==> amber: inputs <==
==> flow/design.v <==
module pixel_sort_asc (
	 input clk, reset, soft_rst,
	 input enable, 
	 input      [15:0] Pixel_in1, Pixel_in2, Pixel_in3, Pixel_in4 , Pixel_in5 , Pixel_in6, Pixel_in7, Pixel_in8,
	 output reg [15:0] Pixel_out1, Pixel_out2, Pixel_out3, Pixel_out4 , Pixel_out5 , Pixel_out6, Pixel_out7, Pixel_out8,    output reg valid_out
);
integer i, j;
reg [15:0] array [1:8]; 
reg [15:0] temp;
reg [15:0] in1, in2, in3, in4, in5, in6, in7, in8;
always @(posedge clk)
 begin
 if (reset)
     begin
	  in1 <= 0;
	  in2 <= 0; 
	  in3 <= 0; 
	  in4 <=	0;
	  in5 <=	0; 
	  in6 <=	0; 
	  in7 <=	0; 
	  in8 <=	0; 
	  valid_out <= 0; 
		 Pixel_out1 <= 0;
		 Pixel_out2 <= 0;
		 Pixel_out3 <= 0;
		 Pixel_out4 <= 0;
		 Pixel_out5 <= 0;
		 Pixel_out6 <= 0;
		 Pixel_out7 <= 0;
		 Pixel_out8 <= 0; 
	  end 
	  else if(soft_rst)
		 begin 
	    in1 <=  0;
		 in2 <=  0; 
	    in3 <=  0; 
	    in4 <=	0;
	    in5 <=	0; 
	    in6 <=	0; 
	    in7 <=	0; 
	    in8 <=	0; 
	    valid_out <= 0; 
		 Pixel_out1 <= 0;
		 Pixel_out2 <= 0;
		 Pixel_out3 <= 0;
		 Pixel_out4 <= 0;
		 Pixel_out5 <= 0;
		 Pixel_out6 <= 0;
		 Pixel_out7 <= 0;
		 Pixel_out8 <= 0; 
       end
		 else  if(enable)
		 begin
       valid_out <= 1;
		in1<= Pixel_in1;
		in2<= Pixel_in2; 
		in3<= Pixel_in3; 
		in4<= Pixel_in4;  
		in5<=	Pixel_in5; 
		in6<=	Pixel_in6; 
		in7<=	Pixel_in7; 
		in8<=	Pixel_in8; 
		 Pixel_out1 <= array[8];
		 Pixel_out2 <= array[7];
		 Pixel_out3 <= array[6];
		 Pixel_out4 <= array[5];
		 Pixel_out5 <= array[4];
		 Pixel_out6 <= array[3];
		 Pixel_out7 <= array[2];
		 Pixel_out8 <= array[1];
	  	end
		 else begin
		 valid_out <= 0;
		 in1 <=  0;
		 in2 <=  0; 
	    in3 <=  0; 
	    in4 <=	0;
	    in5 <=	0; 
	    in6 <=	0; 
	    in7 <=	0; 
	    in8 <=	0; 
		 Pixel_out1 <= 0;
		 Pixel_out2 <= 0;
		 Pixel_out3 <= 0;
		 Pixel_out4 <= 0;
		 Pixel_out5 <= 0;
		 Pixel_out6 <= 0;
		 Pixel_out7 <= 0;
		 Pixel_out8 <= 0; 
       end	
 end 
 always @(*)
  begin
 if (reset)
     begin
		 array[1] =  0; 
		 array[2] =	 0;
		 array[3] =  0;
		 array[4] =  0;
		 array[5] =  0;
		 array[6] =  0;
		 array[7] =  0;
		 array[8] =  0;
	  end 
	  else if(soft_rst)
		 begin 
	    array[1] =  0; 
		 array[2] =	 0;
		 array[3] =  0;
		 array[4] =  0;
		 array[5] =  0;
		 array[6] =  0;
		 array[7] =  0;
		 array[8] =  0;
	     end
	else  begin
			 array[1] =  Pixel_in1; 
			 array[2] =	 Pixel_in2;
			 array[3] =  Pixel_in3;
			 array[4] =  Pixel_in4;
			 array[5] =  Pixel_in5;
			 array[6] =  Pixel_in6;
			 array[7] =  Pixel_in7;
			 array[8] =  Pixel_in8;
 for ( i= 8; i>0; i=i-1) begin
		for(j=1; j<i; j=j+1) begin 
		 if (array[j] < array[j + 1])
          begin
            temp = array[j];
            array[j] = array[j + 1];
            array[j + 1] = temp;
				end
		   end
		end
	end
 end 
endmodule 
==> flow/run.sh <==
#!/bin/bash
# the make line also repeats each setting of config.mk as NAME=value (left out here)
make -C /OpenROAD-flow-scripts/flow DESIGN_CONFIG=/design/flow/config.mk WORK_HOME=/design/flow/orfs CLKGATE_MAP_FILE= finish
==> flow/config.mk <==
export PLATFORM = sky130hd
export DESIGN_NAME = pixel_sort_asc
export DESIGN_NICKNAME = pixel_sort_asc
export VERILOG_FILES = /design/flow/design.v
export SDC_FILE = /design/flow/constraint.sdc
export NUM_CORES = 4
export LEC_CHECK = 0
export CAP_MARGIN = 20
export CELL_PAD_IN_SITES_GLOBAL_PLACEMENT = 1
export CORE_MARGIN = 2
export CORE_UTILIZATION = 58
export GPL_TIMING_DRIVEN = 1
export SETUP_SLACK_MARGIN = -0.91
export SLEW_MARGIN = 25
export TNS_END_PERCENT = 15
==> flow/constraint.sdc <==
create_clock -name core_clock -period 36.9 [get_ports {clk}]
set_input_delay 7.3800 -clock core_clock [delete_from_list [all_inputs] [get_ports {clk}]]
set_output_delay 7.3800 -clock core_clock [all_outputs]
set_load 0.01 [all_outputs]
==> lagoon (differences from amber) <==
Settings changed: CELL_PAD_IN_SITES_GLOBAL_PLACEMENT 1 to default, CORE_UTILIZATION 58 to 40, GPL_TIMING_DRIVEN 1 to default, SETUP_SLACK_MARGIN -0.91 to 5.0, SLEW_MARGIN 25 to 20, TNS_END_PERCENT 15 to default.
==> flow/constraint.sdc (replaced) <==
create_clock -name core_clock -period 36.5 [get_ports {clk}]
set_input_delay 7.3000 -clock core_clock [delete_from_list [all_inputs] [get_ports {clk}]]
set_output_delay 7.3000 -clock core_clock [all_outputs]
set_load 0.01 [all_outputs]
==> ember (differences from amber) <==
Settings changed: CELL_PAD_IN_SITES_GLOBAL_PLACEMENT 1 to default, CORE_UTILIZATION 58 to 51, GPL_TIMING_DRIVEN 1 to default, SETUP_SLACK_MARGIN -0.91 to 1.0, SLEW_MARGIN 25 to 20, TNS_END_PERCENT 15 to default.
==> flow/constraint.sdc (replaced) <==
create_clock -name core_clock -period 20.2 [get_ports {clk}]
set_input_delay 4.0400 -clock core_clock [delete_from_list [all_inputs] [get_ports {clk}]]
set_output_delay 4.0400 -clock core_clock [all_outputs]
set_load 0.01 [all_outputs]
==> sierra (differences from amber) <==
Settings changed: ABC_AREA from default to 1, CELL_PAD_IN_SITES_GLOBAL_PLACEMENT 1 to default, CORE_UTILIZATION 58 to 65, CTS_CLUSTER_DIAMETER from default to 350, CTS_CLUSTER_SIZE from default to 93, GPL_TIMING_DRIVEN 1 to default, PLACE_DENSITY from default to 0.36, SETUP_SLACK_MARGIN -0.91 to -1.88, SLEW_MARGIN 25 to 20, TNS_END_PERCENT 15 to default.
==> flow/constraint.sdc (replaced) <==
create_clock -name core_clock -period 29.3 [get_ports {clk}]
set_input_delay 5.8600 -clock core_clock [delete_from_list [all_inputs] [get_ports {clk}]]
set_output_delay 5.8600 -clock core_clock [all_outputs]
set_load 0.01 [all_outputs]
==> summary of the runs <==
- amber completed and failed the layout checks on setup timing. sierra finished but fails on setup timing. lagoon went through all stages and came out clean. ember stopped in global routing.
- Of sierra and amber, amber has the higher setup slack (gap 0.12 ns).
- Between amber and lagoon, the lower sequential share of layout area is in lagoon (gap 1.6 points).
- Synthesized area is the same in lagoon and ember.
- Between amber and lagoon, the lower first-iteration DRC count is in lagoon (gap about 54%, measured against lagoon).
- Against lagoon, the wire length of amber is smaller by 9.8%.
- Sequential cell count is the same in lagoon and sierra.
- Against sierra, the synthesized cell count of lagoon is smaller by about 9%.
- Via count: amber is lower than lagoon (about 1%).
